==> 12-16: inputs <==
==> flow/design.v (excerpt) <==
module computing_core(
clk,rst,
load_done,
activate0,
activate1,
activate2,
weight0,
weight1,
weight2,
weight3,
out_psum0,
out_psum1,
out_psum2,
out_psum3,
out_psum_vld
    );
make LEC_CHECK=0 ABC_AREA=1 CAP_MARGIN=20 CORE_MARGIN=2 CORE_UTILIZATION=72 CTS_CLUSTER_SIZE=14 HOLD_SLACK_MARGIN=0.29 PLACE_DENSITY=0.83 SETUP_SLACK_MARGIN=-0.35 SLEW_MARGIN=20 TNS_END_PERCENT=5 finish   # period 4.77 ns
run.sh (not shown) runs the stock make flow with config.mk's settings and CLKGATE_MAP_FILE=.
==> 05-14: changes against 12-16 <==
ABC_AREA = unset   (was 1)
CORE_UTILIZATION = 40   (was 72)
CTS_CLUSTER_SIZE = unset   (was 14)
HOLD_SLACK_MARGIN = unset   (was 0.29)
PLACE_DENSITY = unset   (was 0.83)
SETUP_SLACK_MARGIN = unset   (was -0.35)
TNS_END_PERCENT = unset   (was 5)
==> flow/constraint.sdc (replaced) <==
create_clock -name core_clock -period 6.24 [get_ports {clk}]
set_input_delay 1.2480 -clock core_clock [delete_from_list [all_inputs] [get_ports {clk}]]
set_output_delay 1.2480 -clock core_clock [all_outputs]
set_load 0.01 [all_outputs]
==> 08-20: changes against 12-16 <==
CTS_CLUSTER_SIZE = 24   (was 14)
HOLD_SLACK_MARGIN = unset   (was 0.29)
SETUP_SLACK_MARGIN = 1.18   (was -0.35)
==> flow/constraint.sdc (replaced) <==
create_clock -name core_clock -period 4.06 [get_ports {clk}]
set_input_delay 0.8120 -clock core_clock [delete_from_list [all_inputs] [get_ports {clk}]]
set_output_delay 0.8120 -clock core_clock [all_outputs]
set_load 0.01 [all_outputs]
==> metrics.csv <==
stage,metric,value,unit
run_status,status,finished clean,
grt,grt_max_degree,118,
pwr,p_comb_frac,0.226,
grt,grtUsageMet2,0.3475,
logic_synthesis,top_cells_by_count,"1300 x dfxtp_1, 1029 x inv_1, 810 x and2_1",
routing,wl_per_cell,18.42,um
sta,tns,0,ns
layout,inv_count,1029,
worst_setup_path,cp-endpoint,out_psum3[6],
clock_network,numCtsBuffers,141,
worst_setup_path,rr_startpoint,p3.p1.pe2.mult_unit.a_reg[2],
The numbers above come from 05-14.

==> metrics.csv <==
stage,metric,value,unit
routing,wl_per_cell,22.65,um
worst_setup_path,rr_startpoint,p2.p0.pe1.mult_unit.a_reg[2],
logic_synthesis,top_cells_by_count,"2830 x nand2_1, 2174 x inv_1, 1300 x dfxtp_1",
sta,worst_slack,-2.039,ns
sta,setup_viol,33,
clock_network,numCtsBuffers,132,
run_status,failed_checks,setup timing,
pwr,p_comb_frac,0.263,
sta,tns,-31.99,ns
run_status,status,"complete, but fails checks",
The numbers above come from 08-20.

==> metrics.csv <==
stage,metric,value,unit
run_status,failed_checks,setup timing,
layout,sh_comb_area,0.4593,
worst_setup_path,reg2reg_depth,18,
logic_synthesis,top_cells_by_count,"2830 x nand2_1, 2174 x inv_1, 1300 x dfxtp_1",
worst_setup_path,rr_startpoint,p1.p1.pe1.mult_unit.a_reg[2],
clock_network,numCtsBuffers,133,
layout,clk_share,0.05611,
sta,tns,-11.41,ns
job,tool_warnings,35,
sta,setup_viol,24,
worst_setup_path,cp-endpoint,out_psum2[7],
pwr,top_power_group,registers,
routing,wl_per_cell,18.05,um
run_status,status,"complete, but fails checks",
sta,worst_slack,-0.7862,ns
grt,grtUsageMet2,0.6248,
grt,grt_max_degree,141,
The numbers above come from 12-16.


---

==> inputs of 06-10 <==
==> flow/design.v <==
`timescale 1ns / 1ps
module mult_gen_0(
    CLK,
    A,
    B,
    P
);
input              CLK;
input      [7:0]   A;
input      [7:0]   B;
output     [7:0]   P;
reg [7:0]  a_reg;
reg [7:0]  b_reg;
reg [7:0]  p_reg0;
reg [7:0]  p_reg1;
assign P = p_reg1;
always @(posedge CLK) begin
    a_reg  <= A;
    b_reg  <= B;
    p_reg0 <= a_reg * b_reg;
    p_reg1 <= p_reg0;
end
endmodule
`timescale 1ns / 1ps
module pe(
clk, 
rst,
in_data, 
in_weight, 
in_psum,
in_data_update, 
in_weight_update, 
in_psum_update,
out_psum, 
out_psum_vld
    );
parameter WIDTH             = 8;
parameter PIPELINE_STAGE    = 3;
input                               clk;
input                               rst;
input   [WIDTH - 1 : 0]             in_data;
input   [WIDTH - 1 : 0]             in_weight;
input   [WIDTH - 1 : 0]         in_psum;
input                               in_data_update;
input                               in_weight_update;
input                               in_psum_update;
output  [WIDTH - 1 : 0]         out_psum;
output                              out_psum_vld;
reg     [WIDTH - 1 : 0]             in_data_reg;
reg     [WIDTH - 1 : 0]             in_weight_reg;
reg     [WIDTH - 1 : 0]             in_psum_reg;
wire                                in_update;
wire    [WIDTH - 1 : 0]         out_mult;
reg     [WIDTH - 1 : 0]         in_psum_pipeline        [0 : PIPELINE_STAGE - 1];
reg                                 out_psum_vld_pipeline   [0 : PIPELINE_STAGE];
integer i;
mult_gen_0 mult_unit (
  .CLK(clk),   
  .A(in_data_reg),       
  .B(in_weight_reg),       
  .P(out_mult)       
);
assign in_update = (in_data_update | in_weight_update | in_psum_update);
assign out_psum = in_psum_pipeline[PIPELINE_STAGE-1] + out_mult;
assign out_psum_vld = out_psum_vld_pipeline[PIPELINE_STAGE];
always @(posedge clk) begin
    if(rst) begin
        in_data_reg <= 0;
        in_weight_reg <= 0;
        in_psum_reg <= 0;
    end
    else begin
        if(in_data_update) begin
            in_data_reg <= in_data;
        end
        if(in_weight_update) begin
            in_weight_reg <= in_weight;
        end
        if(in_psum_update) begin
            in_psum_reg <= in_psum;
        end
    end
end
always @(posedge clk) begin
    if(rst) begin
        for(i = 0; i <= PIPELINE_STAGE; i = i + 1) begin: zero_init_out_psum_vld
            out_psum_vld_pipeline[i] <= 0;
        end 
    end
    else begin
        out_psum_vld_pipeline[0] <= in_update;
        for(i = 0; i < PIPELINE_STAGE; i = i + 1) begin: pipeline_stage_out_psum_vld
            out_psum_vld_pipeline[i+1] <= out_psum_vld_pipeline[i];
        end 
    end
end
always @(posedge clk) begin
    if(rst) begin
        for(i = 0; i <= PIPELINE_STAGE - 1; i = i + 1) begin: zero_init_in_psum
            in_psum_pipeline[i] <= 0;
        end 
    end
    else begin
        in_psum_pipeline[0] <= in_psum_reg;
        for(i = 0; i < PIPELINE_STAGE - 1; i = i + 1) begin: pipeline_stage_in_psum
            in_psum_pipeline[i+1] <= in_psum_pipeline[i];
        end 
    end
end
endmodule
`timescale 1ns / 1ps
module pmul(
clk,rst,
in_update,
in_data2,
in_data1,
in_data0,
in_weight2,
in_weight1,
in_weight0,
psum,
psum_vld
    );
    parameter WIDTH = 8;
    input clk;
    input rst;
    input [WIDTH-1:0] in_data2;
    input [WIDTH-1:0] in_data1;
    input [WIDTH-1:0] in_data0;
    input [WIDTH-1:0] in_weight2;
    input [WIDTH-1:0] in_weight1;
    input [WIDTH-1:0] in_weight0;
    input wire        in_update;
    output [WIDTH-1:0]psum;
    output            psum_vld;
    wire [2:0] out_psum_vld;
    wire [WIDTH-1:0] out_psum [0:2];
    assign psum = out_psum[2] + out_psum[1] + out_psum[0];
    assign psum_vld = (out_psum_vld == 3'b111);
    pe pe2( .clk(clk), .rst(rst), 
            .in_data(in_data2), .in_weight(in_weight2), .in_psum(0), 
            .in_data_update(in_update), .in_weight_update(in_update), .in_psum_update(in_update), 
            .out_psum(out_psum[2]), .out_psum_vld(out_psum_vld[2]));
    pe pe1( .clk(clk), .rst(rst), 
            .in_data(in_data1), .in_weight(in_weight1), .in_psum(0), 
            .in_data_update(in_update), .in_weight_update(in_update), .in_psum_update(in_update), 
            .out_psum(out_psum[1]), .out_psum_vld(out_psum_vld[1]));
    pe pe0( .clk(clk), .rst(rst), 
            .in_data(in_data0), .in_weight(in_weight0), .in_psum(0), 
            .in_data_update(in_update), .in_weight_update(in_update), .in_psum_update(in_update), 
            .out_psum(out_psum[0]), .out_psum_vld(out_psum_vld[0]));
endmodule
`timescale 1ns / 1ps
module pcore(
    clk,rst,
    in_update,  
    activate2,
    activate1,
    activate0,
    weight2,
    weight1,
    weight0,
    out_psum,
    out_psum_vld
    );
    parameter WIDTH = 8;
    input wire                      clk,rst,in_update;
    input  wire [3*WIDTH-1:0]       activate2;
    input  wire [3*WIDTH-1:0]       activate1;
    input  wire [3*WIDTH-1:0]       activate0;
    input  wire [3*WIDTH-1:0]       weight2;
    input  wire [3*WIDTH-1:0]       weight1;
    input  wire [3*WIDTH-1:0]       weight0;
    output wire [WIDTH-1:0]         out_psum;
    output wire                     out_psum_vld;
    wire        [WIDTH-1:0]         psum[0:2];
    wire        [2:0]               psum_vld;
    assign out_psum = psum[2] + psum[1] + psum[0];
    assign out_psum_vld = psum_vld[2] & psum_vld[1] & psum_vld[0];
    pmul #(.WIDTH(WIDTH))p2(.clk(clk), .rst(rst), 
         .in_update(in_update), 
         .in_data2(activate2[3*WIDTH-1:2*WIDTH]), .in_data1(activate2[2*WIDTH-1:1*WIDTH]), .in_data0(activate2[1*WIDTH-1:0]), 
         .in_weight2(weight2[3*WIDTH-1:2*WIDTH]), .in_weight1(weight2[2*WIDTH-1:1*WIDTH]), .in_weight0(weight2[1*WIDTH-1:0]), 
         .psum(psum[2]), .psum_vld(psum_vld[2]));
    pmul #(.WIDTH(WIDTH))p1(.clk(clk), .rst(rst), 
         .in_update(in_update), 
         .in_data2(activate1[3*WIDTH-1:2*WIDTH]), .in_data1(activate1[2*WIDTH-1:1*WIDTH]), .in_data0(activate1[1*WIDTH-1:0]), 
         .in_weight2(weight1[3*WIDTH-1:2*WIDTH]), .in_weight1(weight1[2*WIDTH-1:1*WIDTH]), .in_weight0(weight1[1*WIDTH-1:0]), 
         .psum(psum[1]), .psum_vld(psum_vld[1]));
    pmul #(.WIDTH(WIDTH))p0(.clk(clk), .rst(rst), 
         .in_update(in_update), 
         .in_data2(activate0[3*WIDTH-1:2*WIDTH]), .in_data1(activate0[2*WIDTH-1:1*WIDTH]), .in_data0(activate0[1*WIDTH-1:0]), 
         .in_weight2(weight0[3*WIDTH-1:2*WIDTH]), .in_weight1(weight0[2*WIDTH-1:1*WIDTH]), .in_weight0(weight0[1*WIDTH-1:0]), 
         .psum(psum[0]), .psum_vld(psum_vld[0]));
endmodule
`timescale 1ns / 1ps
module computing_core(
clk,rst,
load_done,
activate0,
activate1,
activate2,
weight0,
weight1,
weight2,
weight3,
out_psum0,
out_psum1,
out_psum2,
out_psum3,
out_psum_vld
    );
    parameter WIDTH = 8;
    input  wire                 clk,rst,load_done;
    input  wire  [9*WIDTH-1:0]   weight0,weight1,weight2,weight3;
    input  wire [3*WIDTH-1:0]   activate0;
    input  wire [3*WIDTH-1:0]   activate1;
    input  wire [3*WIDTH-1:0]   activate2;
    output wire [WIDTH-1:0]     out_psum0;
    output wire [WIDTH-1:0]     out_psum1;
    output wire [WIDTH-1:0]     out_psum2;
    output wire [WIDTH-1:0]     out_psum3;
    output wire                 out_psum_vld;
    wire [3:0]      psum_vld;
    assign out_psum_vld = psum_vld[0] & psum_vld[1] & psum_vld[2] & psum_vld[3];
    pcore #(.WIDTH(WIDTH))p0(.clk(clk), .rst(rst), .in_update(load_done),
            .activate2(activate0),
            .activate1(activate1),
            .activate0(activate2),
            .weight2({weight0[64+:8], weight0[56+:8], weight0[48+:8]}),
            .weight1({weight0[40+:8], weight0[32+:8], weight0[24+:8]}),
            .weight0({weight0[16+:8], weight0[8+:8],  weight0[0+:8]}),
            .out_psum(out_psum0), .out_psum_vld(psum_vld[0]));
    pcore #(.WIDTH(WIDTH))p1(.clk(clk), .rst(rst), .in_update(load_done),
            .activate2(activate0),
            .activate1(activate1),
            .activate0(activate2),
            .weight2({weight1[64+:8], weight1[56+:8], weight1[48+:8]}),
            .weight1({weight1[40+:8], weight1[32+:8], weight1[24+:8]}),
            .weight0({weight1[16+:8], weight1[8+:8] , weight1[0+:8]}),
            .out_psum(out_psum1), .out_psum_vld(psum_vld[1]));
    pcore #(.WIDTH(WIDTH))p2(.clk(clk), .rst(rst), .in_update(load_done),
            .activate2(activate0),
            .activate1(activate1),
            .activate0(activate2),
            .weight2({weight2[64+:8], weight2[56+:8], weight2[48+:8]}),
            .weight1({weight2[40+:8], weight2[32+:8], weight2[24+:8]}),
            .weight0({weight2[16+:8], weight2[8+:8] , weight2[0+:8]}),
            .out_psum(out_psum2), .out_psum_vld(psum_vld[2]));
    pcore #(.WIDTH(WIDTH))p3(.clk(clk), .rst(rst), .in_update(load_done),
            .activate2(activate0),
            .activate1(activate1),
            .activate0(activate2),
            .weight2({weight3[64+:8], weight3[56+:8], weight3[48+:8]}),
            .weight1({weight3[40+:8], weight3[32+:8], weight3[24+:8]}),
            .weight0({weight3[16+:8], weight3[8+:8] , weight3[0+:8]}),
            .out_psum(out_psum3), .out_psum_vld(psum_vld[3]));
endmodule
==> flow/run.sh <==
#!/bin/bash
# the make line also repeats each setting of config.mk as NAME=value (left out here)
make -C /OpenROAD-flow-scripts/flow DESIGN_CONFIG=/design/flow/config.mk WORK_HOME=/design/flow/orfs CLKGATE_MAP_FILE= finish
==> flow/config.mk <==
export PLATFORM = sky130hd
export DESIGN_NAME = computing_core
export DESIGN_NICKNAME = computing_core
export VERILOG_FILES = /design/flow/design.v
export SDC_FILE = /design/flow/constraint.sdc
export NUM_CORES = 4
export LEC_CHECK = 0
export ABC_AREA = 0
export CAP_MARGIN = 0
export CORE_ASPECT_RATIO = 0.71
export CORE_MARGIN = 2
export CORE_UTILIZATION = 72
export CTS_CLUSTER_SIZE = 44
export PLACE_DENSITY_LB_ADDON = 0.01
export SETUP_SLACK_MARGIN = 1.8
export SLEW_MARGIN = 20
export TNS_END_PERCENT = 70
==> flow/constraint.sdc <==
create_clock -name core_clock -period 6.25 [get_ports {clk}]
set_input_delay 1.2500 -clock core_clock [delete_from_list [all_inputs] [get_ports {clk}]]
set_output_delay 1.2500 -clock core_clock [all_outputs]
set_load 0.01 [all_outputs]
==> 04-01: changes against 06-10 <==
--- a/flow/config.mk
+++ b/flow/config.mk
@@ -7,5 +7,5 @@
 export LEC_CHECK = 0
-export ABC_AREA = 0
+export ABC_AREA = 1
 export CAP_MARGIN = 0
-export CORE_ASPECT_RATIO = 0.71
+export CORE_ASPECT_RATIO = 0.82
 export CORE_MARGIN = 2
@@ -13,4 +13,6 @@
 export CTS_CLUSTER_SIZE = 44
+export HOLD_SLACK_MARGIN = 0.26
+export MAX_ROUTING_LAYER = met4
 export PLACE_DENSITY_LB_ADDON = 0.01
-export SETUP_SLACK_MARGIN = 1.8
+export SETUP_SLACK_MARGIN = 1.17
 export SLEW_MARGIN = 20
==> flow/constraint.sdc (replaced) <==
create_clock -name core_clock -period 3.98 [get_ports {clk}]
set_input_delay 0.7960 -clock core_clock [delete_from_list [all_inputs] [get_ports {clk}]]
set_output_delay 0.7960 -clock core_clock [all_outputs]
set_load 0.01 [all_outputs]
==> 11-22: changes against 06-10 <==
==> flow/config.mk (replaced) <==
export PLATFORM = sky130hd
export DESIGN_NAME = computing_core
export DESIGN_NICKNAME = computing_core
export VERILOG_FILES = /design/flow/design.v
export SDC_FILE = /design/flow/constraint.sdc
export NUM_CORES = 4
export LEC_CHECK = 0
export CAP_MARGIN = 20
export CORE_MARGIN = 2
export CORE_UTILIZATION = 40
export SLEW_MARGIN = 20
==> flow/constraint.sdc (replaced) <==
create_clock -name core_clock -period 4.9 [get_ports {clk}]
set_input_delay 0.9800 -clock core_clock [delete_from_list [all_inputs] [get_ports {clk}]]
set_output_delay 0.9800 -clock core_clock [all_outputs]
set_load 0.01 [all_outputs]
==> 05-23: changes against 06-10 <==
==> flow/config.mk (replaced) <==
export PLATFORM = sky130hd
export DESIGN_NAME = computing_core
export DESIGN_NICKNAME = computing_core
export VERILOG_FILES = /design/flow/design.v
export SDC_FILE = /design/flow/constraint.sdc
export NUM_CORES = 4
export LEC_CHECK = 0
export ABC_AREA = 1
export CAP_MARGIN = 0
export CORE_MARGIN = 3
export CORE_UTILIZATION = 16
export GPL_TIMING_DRIVEN = 0
export MAX_ROUTING_LAYER = met5
export PLACE_DENSITY_LB_ADDON = 0.23
export SETUP_SLACK_MARGIN = 1.69
export SLEW_MARGIN = 35
==> flow/constraint.sdc (replaced) <==
create_clock -name core_clock -period 6.71 [get_ports {clk}]
set_input_delay 1.3420 -clock core_clock [delete_from_list [all_inputs] [get_ports {clk}]]
set_output_delay 1.3420 -clock core_clock [all_outputs]
set_load 0.01 [all_outputs]
==> comparison table <==
Postcts setup bufs: 04-01 96; 05-23 14; 11-22 5; 06-10 8
Seq group: 04-01 14.8 mW; 05-23 8.65 mW; 11-22 12.1 mW; 06-10 9.54 mW
First-pass GRT wire length: 04-01 322000 um; 05-23 411500 um; 11-22 269900 um; 06-10 261500 um
Total GRT Usage: 04-01 0.4067; 05-23 0.1239; 11-22 0.2010; 06-10 0.3447
Tool warning count: 04-01 30; 05-23 30; 11-22 32; 06-10 39
RR Endpoint: 04-01 p2.p1.pe1.mult_unit.p_reg0[7]; 05-23 p3.p1.pe1.mult_unit.p_reg0[7]; 11-22 p0.p1.pe2.mult_unit.p_reg0[7]; 06-10 p0.p1.pe2.mult_unit.p_reg0[7]
Clk Latency, worst-skew pair: 04-01 770 ps; 05-23 860 ps; 11-22 770 ps; 06-10 750 ps
Post-layout worst setup margin: 04-01 -1465 ps; 05-23 477.0 ps; 11-22 -623.4 ps; 06-10 469.0 ps
Clock network fraction of design power: 04-01 0.339; 05-23 0.362; 11-22 0.344; 06-10 0.339
Total clock buffers created by CTS: 04-01 120; 05-23 153; 11-22 140; 06-10 115
Synthesized cell area: 04-01 74080 um2; 05-23 74080 um2; 11-22 69360 um2; 06-10 69360 um2
Inserted tap cell count: 04-01 1350; 05-23 6149; 11-22 2310; 06-10 1261
Met3 routing resource usage after global routing: 04-01 0.08378; 05-23 0.02380; 11-22 0.02814; 06-10 0.06234
Number of rows created at floorplan: 04-01 106; 05-23 249; 11-22 152; 06-10 95
Synthesized netlist cell count: 04-01 9110; 05-23 9110; 11-22 6579; 06-10 6579
Final wirelength: 04-01 213100 um; 05-23 295100 um; 11-22 173100 um; 06-10 166300 um
Register-to-Register Path Depth: 04-01 18; 05-23 19; 11-22 13; 06-10 13
Run status: 04-01 failed layout checks; 05-23 no timing/DRC/antenna violations; 11-22 failed layout checks; 06-10 no timing/DRC/antenna violations
Reasons for failing layout checks: 04-01 negative setup slack; 05-23 -; 11-22 negative setup slack; 06-10 -
Number of signal-net buffers in the layout: 04-01 736; 05-23 743; 11-22 486; 06-10 439
Wire length on met3: 04-01 19610 um; 05-23 14170 um; 11-22 6097 um; 06-10 13500 um
CP Capture Point: 04-01 out_psum2[7]; 05-23 out_psum1[7]; 11-22 out_psum3[7]; 06-10 out_psum1[7]
Largest net degree at the start of global routing: 04-01 97; 05-23 15; 11-22 116; 06-10 168
Number of logic inverters in the finished layout: 04-01 2176; 05-23 2176; 11-22 1029; 06-10 1029
Area share of and/or/nand/nor cells after synthesis: 04-01 0.1718; 05-23 0.1718; 11-22 0.1196; 06-10 0.1196
Height of the die: 04-01 294.5 um; 05-23 686.5 um; 11-22 420.4 um; 06-10 265.5 um
Fraction of area in registers: 04-01 0.2944; 05-23 0.2823; 11-22 0.3206; 06-10 0.3302
No activity file was given, so power comes from the tool's default toggle rates.
